Setup of v17:
==> flow/design.v (excerpt) <==
module gioco(
	i_ani_stb,														 
	i_clk,															 
	i_rst,															 
	i_animate,														 
	i_dx, 															 
	i_sx,																 
	i_start,															 
	o_x1_pal, o_x2_pal,											 
	o_y1_pal, o_y2_pal,
	o_x1_nav, o_x2_nav,											 
	o_y1_nav, o_y2_nav,
	bri1,bri2,bri3,bri4,bri5,bri6,bri7,bri8,bri9,bri10, 
	ok, ko,															 
	ff_life															 
);
input i_ani_stb, i_clk, i_rst, i_animate, i_dx, i_sx, i_start;
output [9:0] o_x1_pal, o_x2_pal, o_y1_pal, o_y2_pal, o_x1_nav, o_x2_nav, o_y1_nav, o_y2_nav;
output reg bri1,bri2,bri3,bri4,bri5,bri6,bri7,bri8,bri9,bri10;
output reg ok,ko;												
output [1:0] ff_life;
wire ff_bri1, ff_bri2, ff_bri3, ff_bri4,ff_bri5, ff_bri6, ff_bri7, ff_bri8,ff_bri9, ff_bri10;
wire [9:0] ff_x_nav,ff_y_nav,ff_x_pal,ff_y_pal;	
wire ff_x_dirpal,ff_y_dirpal;							
wire [3:0] ff_brick;
wire [1:0] ff_red1,ff_red2,ff_red3,ff_red4;
wire [1:0] ff_blue5,ff_blue6,ff_blue7;
parameter H_SIZE_BRI = 10'd 32;					 
parameter L_SIZE_BRI = 10'd 10; 					 
parameter H_SIZE_NAV = 10'd 32; 					 
parameter L_SIZE_NAV = 10'd 3;  					 
parameter IX_NAV = 10'd 320;						 
parameter IY_NAV = 10'd 470;						 
parameter D_WIDTH = 10'd 640; 				 	 
parameter D_HEIGHT = 10'd 480;					 
parameter H_SIZE_PAL = 10'd 2;					 
parameter IX_PAL = 10'd 320;						 
parameter IY_PAL = 10'd 460;						 
parameter VITE = 2'd 3;								 
  ...
For scale: ~2,000 cells after synthesis, ~77 flip-flops, about 100 I/O pins.
==> flow/config.mk <==
export PLATFORM = sky130hd
export DESIGN_NAME = gioco
export DESIGN_NICKNAME = gioco
export VERILOG_FILES = /design/flow/design.v
export SDC_FILE = /design/flow/constraint.sdc
export NUM_CORES = 4
export LEC_CHECK = 0
export CAP_MARGIN = 35
export CORE_MARGIN = 2
export CORE_UTILIZATION = 50
export CTS_CLUSTER_SIZE = 21
export MIN_ROUTING_LAYER = met1
export PLACE_DENSITY_LB_ADDON = 0.1
export SLEW_MARGIN = 20
==> flow/constraint.sdc <==
create_clock -name core_clock -period 15.2 [get_ports {i_clk}]
set_input_delay 3.0400 -clock core_clock [delete_from_list [all_inputs] [get_ports {i_clk}]]
set_output_delay 3.0400 -clock core_clock [all_outputs]
set_load 0.01 [all_outputs]
run.sh (not shown) runs the stock make flow with config.mk's settings and CLKGATE_MAP_FILE=.
v17 finished every stage; the final checks, however, were not passed, the failures being setup timing.
> inputs changed (v17 -> v57)
- a change of PLACE_DENSITY_LB_ADDON from 0.1 to 0.16
- a change of CORE_MARGIN from 2 to 10
- an added TNS_END_PERCENT of 20
- an added ABC_AREA of 1
- an added CTS_CLUSTER_DIAMETER of 177
- a change of CTS_CLUSTER_SIZE from 21 to 92
Notes after the runs:
- v57 had finished all stages when the layout checks came back failing, citing setup timing.
- In the flow results for v57 and v17, the global-route usage is larger on v17.
- Of the two candidates, v17 has the better net switching power and v57 the worse one.
- Compared with v17, v57 shows number of instances in the synthesized netlist higher by 611.
Modified inputs, v20 compared to v57
- an added SETUP_SLACK_MARGIN of -1.5
- a change of CORE_MARGIN from 10 to 2
- a change of PLACE_DENSITY_LB_ADDON from 0.16 to 0.1
- a change of CTS_CLUSTER_DIAMETER from 177 to 307
- a deleted TNS_END_PERCENT that had been 20
- a change of CTS_CLUSTER_SIZE from 92 to 21
==> results <==
- Final checks on v20, whose flow otherwise completed, came back failing, citing setup timing.
- v20 against v57: cell count has increased, non-clock buffer count has increased, starting density of the core has remained practically unchanged.
- Relative to v57, number of gates given a new drive strength after cts increased by 300% in v20.
- As far as synthesized area divided by synthesized cell count goes, v20 and v57 are indistinguishable; the numbers are identical.
- When v20 is set beside v57, its proportion of power drawn by flip-flops and latches turns out to be 1.6 points smaller.
The following lists how v44 was set up differently from v20:
- putting CELL_PAD_IN_SITES_DETAIL_PLACEMENT at 1 where nothing was set
- swapping -1.5 for 1.92 in SETUP_SLACK_MARGIN
- clearing ABC_AREA, which used to be 1
- swapping 50 for 62 in CORE_UTILIZATION
- swapping 35 for 20 in CAP_MARGIN
- clearing CTS_CLUSTER_DIAMETER, which used to be 307
Results
- As for a clean layout from v20 and v44, there is none.
- What ended v44 was a tool error in detailed placement; the run never finished.
- v20 finished all stages; however, its layout fails the closing checks, the failures being setup timing.
- Xor-xnor portion of the synthesized cell area sits higher in v44 than in v20.
- Re row count: v44 is 8 down on v20.
- Area figure in the yosys stat output: lower on v44
- Chip footprint went down by more than 10% going from v20 to v44.

---

Starting RTL as in the previous note.
// gioco
module gioco(
	i_ani_stb,														 
	i_clk,															 
	i_rst,															 
	i_animate,														 
	i_dx, 															 
	i_sx,																 
	i_start,															 
	o_x1_pal, o_x2_pal,											 
	o_y1_pal, o_y2_pal,
	o_x1_nav, o_x2_nav,											 
	o_y1_nav, o_y2_nav,
	bri1,bri2,bri3,bri4,bri5,bri6,bri7,bri8,bri9,bri10, 
	ok, ko,															 
	ff_life															 
);
Settings: LEC_CHECK=0, ABC_AREA=1, CAP_MARGIN=20, CORE_MARGIN=2, CORE_UTILIZATION=68, CTS_CLUSTER_DIAMETER=121, CTS_CLUSTER_SIZE=40, SLEW_MARGIN=20; clock period 14.8 ns.
The first run died in 5_1_grt.
Change:
--- a/flow/config.mk
+++ b/flow/config.mk
@@ -7,8 +7,5 @@
 export LEC_CHECK = 0
-export ABC_AREA = 1
 export CAP_MARGIN = 20
 export CORE_MARGIN = 2
-export CORE_UTILIZATION = 68
-export CTS_CLUSTER_DIAMETER = 121
-export CTS_CLUSTER_SIZE = 40
+export CORE_UTILIZATION = 9
 export SLEW_MARGIN = 20
==> flow/constraint.sdc (replaced) <==
create_clock -name core_clock -period 30.7 [get_ports {i_clk}]
set_input_delay 6.1400 -clock core_clock [delete_from_list [all_inputs] [get_ports {i_clk}]]
set_output_delay 6.1400 -clock core_clock [all_outputs]
set_load 0.01 [all_outputs]
What happened:
- The new run passed the timing, DRC and antenna checks
- area after synthesis is lower by a few percent
- die size is higher to 6.9 times its value
- synthesized cell count is lower by a quarter to a third
Change:
--- a/flow/config.mk
+++ b/flow/config.mk
@@ -9,3 +9,5 @@
 export CORE_MARGIN = 2
-export CORE_UTILIZATION = 9
+export CORE_UTILIZATION = 72
+export CTS_CLUSTER_DIAMETER = 398
+export CTS_CLUSTER_SIZE = 96
 export SLEW_MARGIN = 20
==> flow/constraint.sdc (replaced) <==
create_clock -name core_clock -period 11.9 [get_ports {i_clk}]
set_input_delay 2.3800 -clock core_clock [delete_from_list [all_inputs] [get_ports {i_clk}]]
set_output_delay 2.3800 -clock core_clock [all_outputs]
set_load 0.01 [all_outputs]
After rerunning: This time the run died in 3_5_place_dp; synthesized cell count is unchanged; synthesized area stays the same; die size goes down by well over a third.
Change:
--- a/flow/config.mk
+++ b/flow/config.mk
@@ -9,5 +9,4 @@
 export CORE_MARGIN = 2
-export CORE_UTILIZATION = 72
-export CTS_CLUSTER_DIAMETER = 398
-export CTS_CLUSTER_SIZE = 96
+export CORE_UTILIZATION = 68
+export CTS_CLUSTER_SIZE = 36
 export SLEW_MARGIN = 20
==> flow/constraint.sdc (replaced) <==
create_clock -name core_clock -period 16.2 [get_ports {i_clk}]
set_input_delay 3.2400 -clock core_clock [delete_from_list [all_inputs] [get_ports {i_clk}]]
set_output_delay 3.2400 -clock core_clock [all_outputs]
set_load 0.01 [all_outputs]
The new run ran to the end with violations: negative setup slack.
Die area goes up by a few percent.
Synthesized cell count does not change.
Area after synthesis stays the same.

---

gioco again, from the RTL that the note above started with.
Settings: LEC_CHECK=0, CAP_MARGIN=35, CORE_MARGIN=2, CORE_UTILIZATION=50, CTS_CLUSTER_DIAMETER=168, CTS_CLUSTER_SIZE=100, MIN_ROUTING_LAYER=met1, PLACE_DENSITY_LB_ADDON=0.1, SETUP_SLACK_MARGIN=4.36, SLEW_MARGIN=20; clock period 15.2 ns.
The first run ran to the end with violations: negative setup slack.
Change:
Settings changed: ABC_AREA set to 1, CORE_UTILIZATION 50 to 58, CTS_CLUSTER_DIAMETER 168 to 49, CTS_CLUSTER_SIZE 100 to 21, SETUP_SLACK_MARGIN 4.36 to unset.
=>
- The changed run finished with negative setup slack left
- total power goes up by a little under a tenth
- sequential share of layout area stays flat
- final area came out higher slightly
- hold slack degrades by 0.064 ns
- synthesized area rises by a few percent
- count of clock-buffer cells in the layout does not change
- sequential power decreases slightly
- routed wire length fell by roughly a tenth
- cell count rose by about a fifth

---

Starting RTL as in the previous note.
// gioco
module gioco(
	i_ani_stb,														 
	i_clk,															 
	i_rst,															 
	i_animate,														 
	i_dx, 															 
	i_sx,																 
	i_start,															 
	o_x1_pal, o_x2_pal,											 
	o_y1_pal, o_y2_pal,
	o_x1_nav, o_x2_nav,											 
	o_y1_nav, o_y2_nav,
	bri1,bri2,bri3,bri4,bri5,bri6,bri7,bri8,bri9,bri10, 
	ok, ko,															 
	ff_life															 
);
clock: 10.9 ns
lec_check: 0
abc_area: 1
cap_margin: 20
core_margin: 2
core_utilization: 72
cts_cluster_diameter: 349
cts_cluster_size: 21
gpl_routability_driven: 0
place_density_lb_addon: 0.02
slew_margin: 25
The baseline stopped in 3_5_place_dp, error DPL-0033.
Next try:
Settings changed: CORE_UTILIZATION 72 to 54, CTS_CLUSTER_DIAMETER 349 to unset, CTS_CLUSTER_SIZE 21 to 98, GPL_ROUTABILITY_DRIVEN 0 to unset, PLACE_DENSITY_LB_ADDON 0.02 to unset, SLEW_MARGIN 25 to 20.
Clock period 10.9 ns to 17.0 ns, I/O delays scaled along.
After rerunning: This time the run completed without violations. Area after synthesis is unchanged. Die area increases by 32%. Synthesized cell count is unchanged.
Next try:
Settings changed: ABC_AREA 1 to unset, CORE_UTILIZATION 54 to 40, CTS_CLUSTER_DIAMETER set to 386, TNS_END_PERCENT set to 15.
Clock period 17.0 ns to 24.0 ns, I/O delays scaled along.
=> Design area went down by 17%; final cell count went down by 23%; setup slack gets better by 2200 ps; count of clock-buffer cells in the layout went down by 1; first-iteration DRC count went up by 18%.
Power is estimated from default activity; no workload was simulated.
